==> job 7599 <==
==> flow/design.v <==
module DECODER_UNIT
(input wire [1:0]            alu_fun,
output reg arith_enable,logic_enable,comp_enable,shift_enable);
  always@(*)
  begin
    arith_enable = 1'b0;
    logic_enable = 1'b0;
    comp_enable = 1'b0;
    shift_enable = 1'b0;
    case(alu_fun)
      4'b00:arith_enable = 1'b1;
      4'b01:logic_enable = 1'b1;
      4'b10:comp_enable = 1'b1;
      4'b11:shift_enable = 1'b1;
      default: begin
            arith_enable = 1'b0;
            logic_enable = 1'b0;
            comp_enable =1'b 0;
            shift_enable = 1'b0;
        end
      endcase
  end
endmodule
module ARITHMATIC_UNIT#(parameter alu_width =16)
(
  input wire [alu_width-1:0]  A,B,
  input wire                  clk,rst,
  input wire arith_enable,
  input wire [1:0]            alu_fun,
  output reg                  arith_flag,carry_out,
  output reg [alu_width-1:0]  arith_out);
reg [alu_width:0] arith_out_reg;
wire carry_out_reg;
reg arith_flag_reg;  
always@(posedge clk or negedge rst)
begin
  if(!rst)
    begin
    arith_out <= 16'b0;
    carry_out <= 16'b0;
    arith_flag <= 16'b0;
    end
  else
   begin
    arith_out <= arith_out_reg[alu_width-1:0];
    carry_out <= carry_out_reg;
    arith_flag <= arith_flag_reg;
   end 
end
always@(*)
  begin
    arith_out_reg   = 1'b0  ;
    arith_flag_reg  = 1'b0 ;
      if(arith_enable)
        begin
    case(alu_fun)  
    4'b00:begin
    arith_out_reg   = A+B  ;
    arith_flag_reg  = 1'b1 ;
            end
    4'b01:begin
    arith_out_reg   = A-B  ;
    arith_flag_reg  = 1'b1 ;
           end
    4'b10:begin
    arith_out_reg   = A*B  ;
    arith_flag_reg  = 1'b1 ;
            end
    4'b11:begin
    arith_out_reg   = (B == 0) ? {1'b0, {alu_width{1'b1}}} : A/B  ;
    arith_flag_reg  = 1'b1 ;
           end
          endcase
          end    
end
assign carry_out_reg = arith_out_reg[alu_width] ;
endmodule
module LOGIC_UNIT#(parameter alu_width =16)
(
  input wire [alu_width-1:0]  A,B,
  input wire                  clk,rst,
  input wire logic_enable,
  input wire [1:0]            alu_fun,
  output reg                  logic_flag,
  output reg [alu_width-1:0]  logic_out);
reg [alu_width-1:0] logic_out_reg;
reg logic_flag_reg;
always @ (posedge clk or negedge rst)
 begin 
   if (!rst)
     begin
      logic_out  <= 'b0 ;
      logic_flag <= 'b0 ;	
	 end
   else
     begin   
      logic_out  <= logic_out_reg ;
      logic_flag <= logic_flag_reg ;
	 end
 end	
always@(*)
begin
    logic_out_reg  = 1'b0  ;
    logic_flag_reg = 1'b0 ;
    if(logic_enable)
        begin
    case(alu_fun)  
    4'b00:begin
    logic_out_reg   = A&B  ;
    logic_flag_reg  = 1'b1 ;
            end
    4'b01:begin
    logic_out_reg   = A|B  ;
    logic_flag_reg  = 1'b1 ;
           end
    4'b10:begin
    logic_out_reg   = ~(A&B) ;
    logic_flag_reg  = 1'b1 ;
            end
    4'b11:begin
    logic_out_reg   = ~(A|B) ;
    logic_flag_reg  = 1'b1 ;
           end
          endcase
          end            
end 
endmodule
module comparsion_unit#(parameter alu_width =16)
(
  input wire [alu_width-1:0]  A,B,
  input wire                  clk,rst,
  input wire comp_enable,
  input wire [1:0]            alu_fun,
  output reg                  comp_flag,
  output reg [alu_width-1:0]  comp_out);
reg comp_out_reg ;
reg  comp_flag_reg ;
always @ (posedge clk or negedge rst)
 begin 
   if (!rst)
     begin
      comp_out  <= 'b0 ;
      comp_flag <= 'b0 ;	
	 end
   else
     begin   
      comp_out  <= comp_out_reg ;
      comp_flag <= comp_flag_reg ;
	 end
 end
always@(*)
    begin
      comp_out_reg = 1'b0;
      comp_flag_reg = 1'b0;
      if(comp_enable)
        begin
  case(alu_fun)
      4'b00:begin
      comp_out_reg = 1'b0;
      comp_flag_reg = 1'b1;
      end 
      4'b01:begin
        comp_flag_reg  = 1'b1;
        if(A==B)
           begin
    comp_out_reg = 1'b1;
          end
       else
          begin
    comp_out_reg   = 1'b0;
          end
        end
    4'b10:begin
      comp_flag_reg  = 1'b1 ;
      if(A > B)
        begin
    comp_out_reg   = 1'b1;
        end
    else
        begin
    comp_out_reg   = 1'b0;
        end
        end
    4'b11:begin
      comp_flag_reg  = 1'b1;
      if(A < B)
          begin
    comp_out_reg   = 16'b1;
          end
    else
          begin
    comp_out_reg   = 1'b0;
          end
      end
   endcase
          end
   end
  endmodule
module shift_unit#(parameter alu_width =16)
(
  input wire [alu_width-1:0]  A,B,
  input wire                  clk,rst,
  input wire                shift_enable,
  input wire [1:0]            alu_fun,
  output reg                  shift_flag,
  output reg [alu_width-1:0]  shift_out);
reg [alu_width-1:0]  shift_out_reg ;
reg shift_flag_reg ;
always @ (posedge clk or negedge rst)
 begin 
   if (!rst)
     begin
      shift_out  <= 'b0 ;
      shift_flag <= 'b0 ;	
	 end
   else
     begin   
      shift_out  <= shift_out_reg ;
      shift_flag <= shift_flag_reg ;
	 end
 end
   always@(*)
begin
        shift_out_reg = 1'b0;
        shift_flag_reg = 1'b0;
      if(shift_enable)
        begin
      case(alu_fun)  
        4'b00:begin
        shift_flag_reg = 1'b1;
        shift_out_reg = A >> 1;
        end
        4'b01:begin
        shift_out_reg = A << 1;
        shift_flag_reg = 1'b1;
        end
        4'b10:begin
        shift_flag_reg = 1'b1;
        shift_out_reg = B >> 1;
         end
        4'b11:begin
        shift_flag_reg = 1'b1;
        shift_out_reg = B << 1;
        end
      endcase
end
end 
endmodule
module TOP_VIEW#(parameter alu_width =16)
(
  input wire [alu_width-1:0]    A,B,
  input wire                    clk,rst,
  input wire [3:0]              alu_fun,
  output wire                   arith_flag,carry_out,logic_flag,comp_flag,shift_flag,
  output wire [alu_width-1:0]   arith_out,logic_out,comp_out,shift_out
  );
wire                  comp_enable ;
wire                  shift_enable ;
wire                  logic_enable ;
wire                  arith_enable ;
  DECODER_UNIT U_decoder(
  .alu_fun(alu_fun[3:2]),
  .arith_enable(arith_enable),
  .logic_enable(logic_enable),
  .shift_enable(shift_enable),
  .comp_enable(comp_enable)
  );
  ARITHMATIC_UNIT U_arithmatic(
  .A(A),
  .arith_enable(arith_enable),
  .B(B),
  .clk(clk),
  .rst(rst),
  .alu_fun(alu_fun[1:0]),
  .arith_out(arith_out),
  .arith_flag(arith_flag),
  .carry_out(carry_out)
  );
   LOGIC_UNIT U_logic(
  .A(A),
  .logic_enable(logic_enable),
  .B(B),
  .clk(clk),
  .rst(rst),
  .alu_fun(alu_fun[1:0]),
  .logic_out(logic_out),
  .logic_flag(logic_flag)
   );
   comparsion_unit U_comp (
  .A(A),
  .comp_enable(comp_enable),
  .B(B),
  .clk(clk),
  .rst(rst),
  .alu_fun(alu_fun[1:0]),
  .comp_out(comp_out),
  .comp_flag(comp_flag)
  );
  shift_unit U_shift(
  .A(A),
  .shift_enable(shift_enable),
  .B(B),
  .clk(clk),
  .rst(rst),
  .alu_fun(alu_fun[1:0]),
  .shift_out(shift_out),
  .shift_flag(shift_flag)
  );
endmodule
==> flow/run.sh <==
#!/bin/bash
# the make line also repeats each setting of config.mk as NAME=value (left out here)
make -C /OpenROAD-flow-scripts/flow DESIGN_CONFIG=/design/flow/config.mk WORK_HOME=/design/flow/orfs CLKGATE_MAP_FILE= finish
==> flow/config.mk <==
export PLATFORM = sky130hd
export DESIGN_NAME = TOP_VIEW
export DESIGN_NICKNAME = TOP_VIEW
export VERILOG_FILES = /design/flow/design.v
export SDC_FILE = /design/flow/constraint.sdc
export NUM_CORES = 4
export LEC_CHECK = 0
export CAP_MARGIN = 20
export CELL_PAD_IN_SITES_DETAIL_PLACEMENT = 2
export CELL_PAD_IN_SITES_GLOBAL_PLACEMENT = 2
export CORE_ASPECT_RATIO = 1.4
export CORE_MARGIN = 4
export CORE_UTILIZATION = 60
export CTS_CLUSTER_SIZE = 73
export GPL_ROUTABILITY_DRIVEN = 0
export GPL_TIMING_DRIVEN = 0
export MAX_ROUTING_LAYER = met4
export MIN_ROUTING_LAYER = met2
export SLEW_MARGIN = 20
==> flow/constraint.sdc <==
create_clock -name core_clock -period 36.0 [get_ports {clk}]
set_input_delay 7.2000 -clock core_clock [delete_from_list [all_inputs] [get_ports {clk}]]
set_output_delay 7.2000 -clock core_clock [all_outputs]
set_load 0.01 [all_outputs]
==> inputs of job 5398, as changes to job 7599 <==
==> flow/config.mk (replaced) <==
export PLATFORM = sky130hd
export DESIGN_NAME = TOP_VIEW
export DESIGN_NICKNAME = TOP_VIEW
export VERILOG_FILES = /design/flow/design.v
export SDC_FILE = /design/flow/constraint.sdc
export NUM_CORES = 4
export LEC_CHECK = 0
export CAP_MARGIN = 20
export CORE_MARGIN = 2
export CORE_UTILIZATION = 64
export SLEW_MARGIN = 20
==> flow/constraint.sdc (replaced) <==
create_clock -name core_clock -period 18.0 [get_ports {clk}]
set_input_delay 3.6000 -clock core_clock [delete_from_list [all_inputs] [get_ports {clk}]]
set_output_delay 3.6000 -clock core_clock [all_outputs]
set_load 0.01 [all_outputs]
==> inputs of job 4204, as changes to job 7599 <==
==> flow/config.mk (replaced) <==
export PLATFORM = sky130hd
export DESIGN_NAME = TOP_VIEW
export DESIGN_NICKNAME = TOP_VIEW
export VERILOG_FILES = /design/flow/design.v
export SDC_FILE = /design/flow/constraint.sdc
export NUM_CORES = 4
export LEC_CHECK = 0
export CAP_MARGIN = 20
export CORE_MARGIN = 2
export CORE_UTILIZATION = 40
export CTS_CLUSTER_DIAMETER = 398
export CTS_CLUSTER_SIZE = 98
export SLEW_MARGIN = 20
export TNS_END_PERCENT = 5
==> inputs of job 2811, as changes to job 7599 <==
==> flow/config.mk (replaced) <==
export PLATFORM = sky130hd
export DESIGN_NAME = TOP_VIEW
export DESIGN_NICKNAME = TOP_VIEW
export VERILOG_FILES = /design/flow/design.v
export SDC_FILE = /design/flow/constraint.sdc
export NUM_CORES = 4
export LEC_CHECK = 0
export CAP_MARGIN = 20
export CORE_MARGIN = 2
export CORE_UTILIZATION = 58
export CTS_CLUSTER_DIAMETER = 40
export SETUP_SLACK_MARGIN = 4.58
export SLEW_MARGIN = 20
==> flow/constraint.sdc (replaced) <==
create_clock -name core_clock -period 23.4 [get_ports {clk}]
set_input_delay 4.6800 -clock core_clock [delete_from_list [all_inputs] [get_ports {clk}]]
set_output_delay 4.6800 -clock core_clock [all_outputs]
set_load 0.01 [all_outputs]
==> results.cfg <==
; implementation run metrics
[final_timing]
setup_viol = 4
fin_ws_ps = -7760

[outcome]
outcome = finished with violations
check.faults = setup timing

[die]
coreArea_um2 = 27600
rows = 61
die_y_um = 171
-- figures above: job 2811

==> results.cfg <==
; implementation run metrics
[outcome]
outcome = finished clean

[final_timing]
setup_viol = 0
fin_ws_ps = 1450

[setup_path]
crit_type = primary input to flip-flop
cp-start-kind = primary input

[global_route]
grt-busiest-layer = met2
grt_pass1_vias = 15300

[die]
coreArea_um2 = 39900

[final_layout]
flop_area_um2 = 1350

[yosys]
aoi_share_pct = 19.3
-- figures above: job 4204

==> results.cfg <==
; implementation run metrics
[outcome]
tool.error = [ERROR GPL-0301] Utilization 111.182 % exceeds 100%.
stop_stage = global placement without I/O (3_1_place_gp_skip_io)
outcome = stopped before the end

[yosys]
area_leaders = ha_1 19%, fa_1 12%, dfrtp_1 8.3%
edf_count = 0
syn_area_um2 = 16200
mux_share_pct = 5.87
yosysCellCount = 2054

[die]
chipArea_um2 = 29800
coreArea_um2 = 26400
die_y_um = 203
rows = 70
-- figures above: job 7599

==> results.cfg <==
; implementation run metrics
[outcome]
outcome = stopped before the end
stop_stage = global routing (5_1_grt)
tool.error = [ERROR GRT-0116] Global routing finished with congestion. Check the congestion regions in the DRC Viewer.

[yosys]
syn_area_um2 = 16200
ys_warn_count = 5
aoi_share_pct = 19.3
synth_chip_area_um2 = 16200
yosysCellCount = 2054

[die]
coreArea_um2 = 25000
die_y_um = 163
rows = 58
top_level_ports = 107

[cts]
clock_path_buffers = 2
cts-resized-gates = 222

[global_route]
overflow = 13
-- figures above: job 5398

